==> inputs of build 46 <==
==> flow/design.v (excerpt) <==
module microprocessor(clk, rst, outputPorts, inputPorts, imem_addr, imem_data, dmem_addr, dmem_we, dmem_wdata, dmem_rdata);
Settings: LEC_CHECK=0, CAP_MARGIN=0, CELL_PAD_IN_SITES_DETAIL_PLACEMENT=0, CORE_ASPECT_RATIO=0.96, CORE_MARGIN=2, CORE_UTILIZATION=71, CTS_CLUSTER_DIAMETER=270, CTS_CLUSTER_SIZE=15, GPL_ROUTABILITY_DRIVEN=1, MIN_ROUTING_LAYER=met1, SETUP_SLACK_MARGIN=-0.16, SLEW_MARGIN=20, TNS_END_PERCENT=75; clock period 3.24 ns.
run.sh (not shown) runs the stock make flow with config.mk's settings and CLKGATE_MAP_FILE=.
==> trial 14 (differences from build 46) <==
CAP_MARGIN = 20   (was 0)
CELL_PAD_IN_SITES_DETAIL_PLACEMENT = default   (was 0)
CORE_ASPECT_RATIO = default   (was 0.96)
CORE_UTILIZATION = 31   (was 71)
CTS_CLUSTER_DIAMETER = default   (was 270)
CTS_CLUSTER_SIZE = default   (was 15)
GPL_ROUTABILITY_DRIVEN = default   (was 1)
MIN_ROUTING_LAYER = default   (was met1)
SETUP_SLACK_MARGIN = default   (was -0.16)
TNS_END_PERCENT = default   (was 75)
==> flow/constraint.sdc (replaced) <==
create_clock -name core_clock -period 8.17 [get_ports {clk}]
set_input_delay 1.6340 -clock core_clock [delete_from_list [all_inputs] [get_ports {clk}]]
set_output_delay 1.6340 -clock core_clock [all_outputs]
set_load 0.01 [all_outputs]
==> run summary <==
Die H -> 297 microns
power density over the cells -> 497 mW/mm^2
final setup fails -> 15
slowest cell on the critical path -> a221o_2
design area -> 0.0731 sq mm
Pint -> 0.0270 W
Setup WS post-layout -> -0.575 ns
SO Viols -> negative setup slack
leakage -> 25.3 nW
met3 Use GR -> 12.9%
status -> failed layout checks
met1 wire length -> 68800 microns
Signal buffers -> 643
Clock buf/inv share -> 3.84%
Source of the figures above: build 46

==> run summary <==
status -> no timing/DRC/antenna violations
power density over the cells -> 224 mW/mm^2
Pint -> 0.0122 W
design area -> 0.0728 sq mm
final setup fails -> 0
Signal buffers -> 208
Setup WS post-layout -> 3.01 ns
met3 Use GR -> 4.01%
Die H -> 457 microns
Clock buf/inv share -> 6.91%
met1 wire length -> 85200 microns
leakage -> 24.0 nW
Source of the figures above: trial 14


========
==> trial 2: inputs <==
Starting RTL as in the previous note.
// microprocessor
module microprocessor(clk, rst, outputPorts, inputPorts, imem_addr, imem_data, dmem_addr, dmem_we, dmem_wdata, dmem_rdata);
clock: 5.03 ns
lec_check: 0
cap_margin: 20
cell_pad_in_sites_detail_placement: 2
core_aspect_ratio: 1.23
core_margin: 2
core_utilization: 47
gpl_timing_driven: 1
hold_slack_margin: 0.11
max_routing_layer: met5
place_density: 0.39
setup_slack_margin: 0.42
slew_margin: 20
==> inputs of build 68, as changes to trial 2 <==
- ABC_AREA: not set -> 1
- CAP_MARGIN: 20 -> 15
- CELL_PAD_IN_SITES_DETAIL_PLACEMENT: 2 -> not set
- CELL_PAD_IN_SITES_GLOBAL_PLACEMENT: not set -> 1
- CORE_ASPECT_RATIO: 1.23 -> not set
- CORE_UTILIZATION: 47 -> 40
- CTS_CLUSTER_DIAMETER: not set -> 44
- CTS_CLUSTER_SIZE: not set -> 93
- GPL_ROUTABILITY_DRIVEN: not set -> 1
- GPL_TIMING_DRIVEN: 1 -> 0
- HOLD_SLACK_MARGIN: 0.11 -> 0.03
- MAX_ROUTING_LAYER: met5 -> met4
- MIN_ROUTING_LAYER: not set -> met2
- PLACE_DENSITY: 0.39 -> not set
- SETUP_SLACK_MARGIN: 0.42 -> -0.15
- SLEW_MARGIN: 20 -> 25
==> flow/constraint.sdc (replaced) <==
create_clock -name core_clock -period 6.0 [get_ports {clk}]
set_input_delay 1.2000 -clock core_clock [delete_from_list [all_inputs] [get_ports {clk}]]
set_output_delay 1.2000 -clock core_clock [all_outputs]
set_load 0.01 [all_outputs]
==> inputs of build 44, as changes to trial 2 <==
- CELL_PAD_IN_SITES_DETAIL_PLACEMENT: 2 -> not set
- CORE_ASPECT_RATIO: 1.23 -> not set
- CORE_UTILIZATION: 47 -> 65
- GPL_TIMING_DRIVEN: 1 -> not set
- HOLD_SLACK_MARGIN: 0.11 -> not set
- MAX_ROUTING_LAYER: met5 -> not set
- PLACE_DENSITY: 0.39 -> not set
- SETUP_SLACK_MARGIN: 0.42 -> not set
==> flow/constraint.sdc (replaced) <==
create_clock -name core_clock -period 2.61 [get_ports {clk}]
set_input_delay 0.5220 -clock core_clock [delete_from_list [all_inputs] [get_ports {clk}]]
set_output_delay 0.5220 -clock core_clock [all_outputs]
set_load 0.01 [all_outputs]
==> inputs of trial 57, as changes to trial 2 <==
- ABC_AREA: not set -> 0
- CAP_MARGIN: 20 -> 0
- CELL_PAD_IN_SITES_DETAIL_PLACEMENT: 2 -> 0
- CORE_ASPECT_RATIO: 1.23 -> 0.96
- CORE_UTILIZATION: 47 -> 70
- CTS_CLUSTER_DIAMETER: not set -> 221
- GPL_ROUTABILITY_DRIVEN: not set -> 1
- GPL_TIMING_DRIVEN: 1 -> not set
- HOLD_SLACK_MARGIN: 0.11 -> not set
- MAX_ROUTING_LAYER: met5 -> not set
- MIN_ROUTING_LAYER: not set -> met1
- PLACE_DENSITY: 0.39 -> not set
- SETUP_SLACK_MARGIN: 0.42 -> 0.81
- TNS_END_PERCENT: not set -> 75
==> flow/constraint.sdc (replaced) <==
create_clock -name core_clock -period 2.81 [get_ports {clk}]
set_input_delay 0.5620 -clock core_clock [delete_from_list [all_inputs] [get_ports {clk}]]
set_output_delay 0.5620 -clock core_clock [all_outputs]
set_load 0.01 [all_outputs]
==> results.tsv <==
stage	metric	value	unit
logic_synthesis	synth-xor-area-share	0.0536	%
placed_design	dp_slack	0.524	ns
status	stop_stage	global routing (5_1_grt)	
clock_network	cts_setup_buffers	0	
logic_synthesis	synth_top_cell_by_count	nor2_1	
status	tool.error	[ERROR GRT-0116] Global routing finished with congestion. Check the congestion regions in the DRC Viewer.	
status	status	did not finish	
The numbers above come from build 68.

==> results.tsv <==
stage	metric	value	unit
status	status	did not finish	
status	stop_stage	global routing (5_1_grt)	
die	die_x	311	um
logic_synthesis	synth-xor-area-share	0.786	%
logic_synthesis	netlist_instances	4717	
logic_synthesis	ys_cells	4717	
clock_network	cts_setup_buffers	70	
logic_synthesis	synth_top_cell_by_count	edfxtp_1	
placed_design	dp_slack	-1.09	ns
clock_network	clock_path_buffers	3	
logic_synthesis	ys_top_cells_by_count	1024 x edfxtp_1, 451 x a21oi_1, 409 x mux2i_1, 321 x dfxtp_1, 316 x nor2_1	
The numbers above come from trial 57.

==> results.tsv <==
stage	metric	value	unit
global_route	grtUsageTotal	35.7	%
logic_synthesis	synth_top_cell_by_count	edfxtp_1	
clock_network	cts_setup_buffers	0	
status	status	complete, no violations	
critical_path	crit_cells	14	
timing	timing.fmax	221	MHz
power	total_power	26.1	mW
placed_design	dp_slack	0.468	ns
clock_network	clock-sinks	1345	
The numbers above come from trial 2.

==> results.tsv <==
stage	metric	value	unit
timing	setup_tns	-17.80	ns
global_route	busiest_layer	met2	
power	ir_worst_vdd	0.000729	V
timing	setup_ws	-1.15	ns
critical_path	critPathKind	register to register	
clock_network	cts_setup_buffers	31	
timing	finalSetupViolCount	27	
status	status	complete, but fails checks	
critical_path	end_kind	register	
status	violatedChecks	negative setup slack	
cells_and_area	layout.nonclk_buf_share	9.99	%
timing	slew_viol_final	0	
logic_synthesis	synth_top_cell_by_count	edfxtp_1	
logic_synthesis	synth-xor-area-share	0.786	%
placed_design	dp_slack	-1.32	ns
The numbers above come from build 44.

No activity file was given, so power comes from the tool's default toggle rates.
